build 6:
## uart
module uart #(
    parameter DATA_WIDTH = 8,
    parameter FIFO_DEPTH = 16
) (
    input  logic        clk_i,        
    input  logic        rst_ni,       
    input  logic        stb_i,        
    input  logic [ 1:0] adr_i,        
    input  logic [ 3:0] byte_sel_i,   
    input  logic        we_i,         
    input  logic [31:0] dat_i,        
    output logic [31:0] dat_o,        
    input  logic        uart_rx_i,    
    output logic        uart_tx_o     
);
export LEC_CHECK = 0
export CAP_MARGIN = 20
export CORE_MARGIN = 2
export CORE_UTILIZATION = 40
export SLEW_MARGIN = 15
export TNS_END_PERCENT = 70
create_clock -name core_clock -period 10.0 [get_ports {clk_i}]
run.sh (not shown) runs the stock make flow with config.mk's settings and CLKGATE_MAP_FILE=.
The following lists how build 19 was set up differently from build 6:
Settings: putting SETUP_SLACK_MARGIN at 1.93 where nothing was set; putting CELL_PAD_IN_SITES_GLOBAL_PLACEMENT at 2 where nothing was set; putting MIN_ROUTING_LAYER at met1 where nothing was set; putting CORE_ASPECT_RATIO at 0.81 where nothing was set; swapping 20 for 0 in CAP_MARGIN; putting HOLD_SLACK_MARGIN at -0.02 where nothing was set; putting CTS_CLUSTER_DIAMETER at 69 where nothing was set; putting GPL_TIMING_DRIVEN at 0 where nothing was set.
Findings:
- Build 19 completed; timing, DRC and antenna clean
- Build 6 → build 19: wire length after detailed routing shows an increase of 20%; transition time of the tightest slew-check pin fell by 51 ps; clock power fell by about 4%; design area up about 1.8%.
- Worst vdd rail ir drop: build 19 vs build 6 up 0.0037 mV
- Setup WNS build 6 -> build 19: worse
- Re vias per cell: build 19 and build 6 aren't equal, and the higher value belongs to build 6.
> inputs changed (build 19 -> build 29)
Settings: a deleted HOLD_SLACK_MARGIN that had been -0.02; an added MAX_ROUTING_LAYER of met4; a deleted SETUP_SLACK_MARGIN that had been 1.93; an added PLACE_DENSITY_LB_ADDON of 0.07; a change of CORE_UTILIZATION from 40 to 66; an added ABC_AREA of 1; a change of CTS_CLUSTER_DIAMETER from 69 to 123; a deleted TNS_END_PERCENT that had been 70; a deleted CELL_PAD_IN_SITES_GLOBAL_PLACEMENT that had been 2; a deleted CORE_ASPECT_RATIO that had been 0.81; a deleted GPL_TIMING_DRIVEN that had been 0; a change of SLEW_MARGIN from 15 to 20; a change of the clock period (ns, I/O delays scaled along) from 10.0 to 2.97.
==> comparison <==
Build 29 vs. build 19: xor and xnor fraction of the mapped netlist area went down by 2.2 points.
Comparing build 29 and build 19, smallest setup slack after layout is lower on build 29.
Status: adder and majority gate portion of the synthesized area parity (build 29, build 19)
Any difference in maximum count of clock buffers along a single path between build 29 and build 19 is small enough to ignore.
Per the comparison of build 29 with build 19, signed area change from the synthesized netlist to the final layout shows a reduction of 1.7 points; clock network fraction of design power shows a reduction of 0.9 points.
What build 19 reported for via count normalized by instance count has to be multiplied by 1.14 to get the figure for build 29.
Against build 19 as the reference, build 29 delivers a higher count of TritonRoute iterations in the first routing pass.
On unique cell type count in the Yosys netlist: build 29 sits below build 19.
The final reports for build 29 and build 19 show routing usage on met1 higher in the former.
Inputs modified between build 29 and build 87:
Settings: setting SETUP_SLACK_MARGIN to 0.29 for the first time; changing CORE_UTILIZATION from 66 to 68; removing MAX_ROUTING_LAYER (formerly met4); changing the clock period (ns, I/O delays scaled along) from 2.97 to 2.57.
Findings:
Higher final hold slack among build 87 and build 29: build 29. Between build 87 and build 29, total power is lower for build 29, build 87 comes in above that. A worst setup path startpoint of uart_rx_inst.baud_counter[15] is what build 87 shows, while rd_state belongs to build 29. Clock share of power, build 87 and build 29: larger value in build 29.
The following lists how build 62 was set up differently from build 87:
Settings: an added CTS_CLUSTER_SIZE of 13; a change of CORE_UTILIZATION from 68 to 72; a change of SETUP_SLACK_MARGIN from 0.29 to 0.37; a change of CAP_MARGIN from 0 to 40; a change of CTS_CLUSTER_DIAMETER from 123 to 396.
## What came out
- Against build 87 as the reference, build 62 delivers a higher global-route met2 utilization.
- Utilization after layout for build 62 is higher than for build 87.
- Between build 62 and build 87, the cell area figures differ only marginally.
- Build 87 reports its critical path startpoint as uart_rx_inst.baud_counter[15] while build 62 reports baud_div_reg[1].
- Of build 62 and build 87, the higher worst setup slack belongs to build 87.
- When build 62 is set beside build 87, its combinational power share turns out to be 1.9 points larger.
- [build 62] share of the final layout cell area in multi-input gates rose 0.77 points relative to build 87
- Compared with build 87, leakage power in build 62 decreased slightly.
--- input diff build 62..build 91 ---
Settings: swapping 0.37 for 0.75 in SETUP_SLACK_MARGIN; swapping 396 for 178 in CTS_CLUSTER_DIAMETER; putting GPL_ROUTABILITY_DRIVEN at 0 where nothing was set; swapping 13 for 15 in CTS_CLUSTER_SIZE; swapping 40 for 0 in CAP_MARGIN.
==> comparison <==
The part of the cycle the worst path needs of build 91 exceeds that of build 62 by 2.5 points.
Build 62 -> build 91: maximum frequency decreased by a few percent
| cell area after placement | higher: build 91 |
In the metrics for build 91 and build 62, the one carrying the lower portion of total power attributed to the clock network is build 91.
Cmp build 91 and build 62 / global-route usage / lower: build 91
Worst-case register-to-register setup slack (build 91 over build 62): decrease, 60 ps
Going from build 62 to build 91, relative area change from synthesis to final layout went up 4.8 points; relative contribution of combinational cells to total power rose 2.5 points; multi-input gate share of total cell area higher.


Starting RTL as in the previous note.
make LEC_CHECK=0 ABC_AREA=1 CAP_MARGIN=20 CORE_MARGIN=2 CORE_UTILIZATION=72 CTS_CLUSTER_DIAMETER=45 CTS_CLUSTER_SIZE=74 PLACE_DENSITY=0.35 SETUP_SLACK_MARGIN=1.5 SLEW_MARGIN=20 finish   # period 5.3 ns
The baseline passed the timing, DRC and antenna checks.
Edit:
--- a/flow/config.mk
+++ b/flow/config.mk
@@ -12,4 +12,3 @@
-export CTS_CLUSTER_DIAMETER = 45
-export CTS_CLUSTER_SIZE = 74
-export PLACE_DENSITY = 0.35
-export SETUP_SLACK_MARGIN = 1.5
+export CTS_CLUSTER_SIZE = 14
+export PLACE_DENSITY_LB_ADDON = 0.05
+export SETUP_SLACK_MARGIN = 0.74
==> flow/constraint.sdc (replaced) <==
create_clock -name core_clock -period 2.57 [get_ports {clk_i}]
set_input_delay 0.5140 -clock core_clock [delete_from_list [all_inputs] [get_ports {clk_i}]]
set_output_delay 0.5140 -clock core_clock [all_outputs]
set_load 0.01 [all_outputs]
- This time the run finished but failed the layout checks on setup timing
- final area climbs by 16%
- synthesized area does not change
- via count rose by 22%
- routed wire length rose by 47%
- power rose by 120%
- hold slack is worse by 0.33 ns
- sequential power goes up by 110%
Edit:
--- a/flow/config.mk
+++ b/flow/config.mk
@@ -12,3 +12,4 @@
-export CTS_CLUSTER_SIZE = 14
-export PLACE_DENSITY_LB_ADDON = 0.05
-export SETUP_SLACK_MARGIN = 0.74
+export CTS_CLUSTER_DIAMETER = 400
+export CTS_CLUSTER_SIZE = 13
+export PLACE_DENSITY_LB_ADDON = 0.07
+export SETUP_SLACK_MARGIN = 0.29
Result: Now the flow ran to the end with no violations. Total power drops by 9.9%. Register-to-register slack improved by 0.11 ns. Core utilization came out lower by 8.2 points. Combinational power decreases by 26%. Worst setup slack improves by 0.11 ns. Clock-buffer cell count went up by 12. Hold slack gains 0.035 ns.
Edit:
--- a/flow/config.mk
+++ b/flow/config.mk
@@ -9 +9 @@
-export CAP_MARGIN = 20
+export CAP_MARGIN = 0
@@ -12 +12 @@
-export CTS_CLUSTER_DIAMETER = 400
+export CTS_CLUSTER_DIAMETER = 178
@@ -13,0 +14 @@
+export MIN_ROUTING_LAYER = met1
@@ -15 +16 @@
-export SETUP_SLACK_MARGIN = 0.29
+export SETUP_SLACK_MARGIN = 0.35
After rerunning:
- sequential share of layout area is lower by 0.16 points
- final area hardly moves
- setup slack improves by 0.094 ns
- combinational power is higher by about 5%
- clock power is lower by about 0.8%
- wire length is higher by 0.58%
- register-to-register slack improves by 0.09 ns
- hold slack degrades by 0.021 ns
- via count is lower by 0.31%
- synthesized area does not change
Edit:
--- a/flow/config.mk
+++ b/flow/config.mk
@@ -12,2 +12,3 @@
-export CTS_CLUSTER_DIAMETER = 178
-export CTS_CLUSTER_SIZE = 13
+export CTS_CLUSTER_DIAMETER = 38
+export CTS_CLUSTER_SIZE = 100
+export GPL_ROUTABILITY_DRIVEN = 0
@@ -16 +17 @@
-export SETUP_SLACK_MARGIN = 0.35
+export SETUP_SLACK_MARGIN = 0.76
What happened:
- Now the flow produced a layout that fails on setup timing
- die size does not change
- clock power climbs by 49%
- global-route usage climbs by 3.2 points
- non-clock buffer count climbs by 32
- critical path depth climbs by 1


uart again, from the RTL that the note above started with.
// uart
module uart #(
    parameter DATA_WIDTH = 8,
    parameter FIFO_DEPTH = 16
) (
    input  logic        clk_i,        
    input  logic        rst_ni,       
    input  logic        stb_i,        
    input  logic [ 1:0] adr_i,        
    input  logic [ 3:0] byte_sel_i,   
    input  logic        we_i,         
    input  logic [31:0] dat_i,        
    output logic [31:0] dat_o,        
    input  logic        uart_rx_i,    
    output logic        uart_tx_o     
);
export LEC_CHECK = 0
export CAP_MARGIN = 20
export CORE_MARGIN = 2
export CORE_UTILIZATION = 40
export PLACE_DENSITY = 0.6
export SLEW_MARGIN = 20
create_clock -name core_clock -period 10.0 [get_ports {clk_i}]
The baseline finished with timing, DRC and antenna clean.
Next try:
Settings changed: ABC_AREA set to 1, CORE_UTILIZATION 40 to 72, CTS_CLUSTER_SIZE set to 74, PLACE_DENSITY 0.6 to 0.4, SETUP_SLACK_MARGIN set to 1.58.
Clock period 10.0 ns to 5.3 ns, I/O delays scaled along.
After rerunning: The new run completed without violations. Routed wire length increases by 11%. Count of clock-buffer cells in the layout climbs by 3. Clock skew came out lower by 0.0048 ns. Final cell count rose by 15%. Final area went up by about 0.54%. Setup slack gets worse by 3.3 ns. Hold slack is worse by 0.017 ns. Sequential share of layout area goes down by 0.30 points. Synthesized cell count increases by 40%.
Next try:
Settings changed: CTS_CLUSTER_DIAMETER set to 397, CTS_CLUSTER_SIZE 74 to not set, PLACE_DENSITY 0.4 to 0.6, SETUP_SLACK_MARGIN 1.58 to not set.
Clock period 5.3 ns to 2.62 ns, I/O delays scaled along.
Result:
- power climbs by 100%
- sequential power rose by 100%
- sequential share of layout area decreases by 1.6 points
- die area does not change
- worst setup slack loses 1.9 ns
Next try:
Settings changed: CTS_CLUSTER_DIAMETER 397 to not set, CTS_CLUSTER_SIZE set to 74, PLACE_DENSITY 0.6 to not set.
Clock period 2.62 ns to 5.3 ns, I/O delays scaled along.
Die size does not change.
Setup slack gains 1.9 ns.
Total power falls by 50%.
Clock power drops by 49%.
Next try:
Settings changed: CTS_CLUSTER_DIAMETER set to 55, CTS_CLUSTER_SIZE 74 to 21, PLACE_DENSITY_LB_ADDON set to 0.24, SETUP_SLACK_MARGIN set to 0.63.
Clock period 5.3 ns to 2.57 ns, I/O delays scaled along.
Effect:
- Now the flow finished with negative setup slack left
- combinational power climbs to 3.3 times its value
- core utilization climbs by 7.9 points
- critical path depth went up by 10
- global-route usage grows by 4.4 points
- hold slack degrades by 0.36 ns
- total power is higher by 110%
- die size does not change
- via count climbs by 21%
- worst setup slack loses 2.6 ns
- cell area climbs by 9.8%
Power figures rest on the tool's default switching activity, not on a simulated workload.
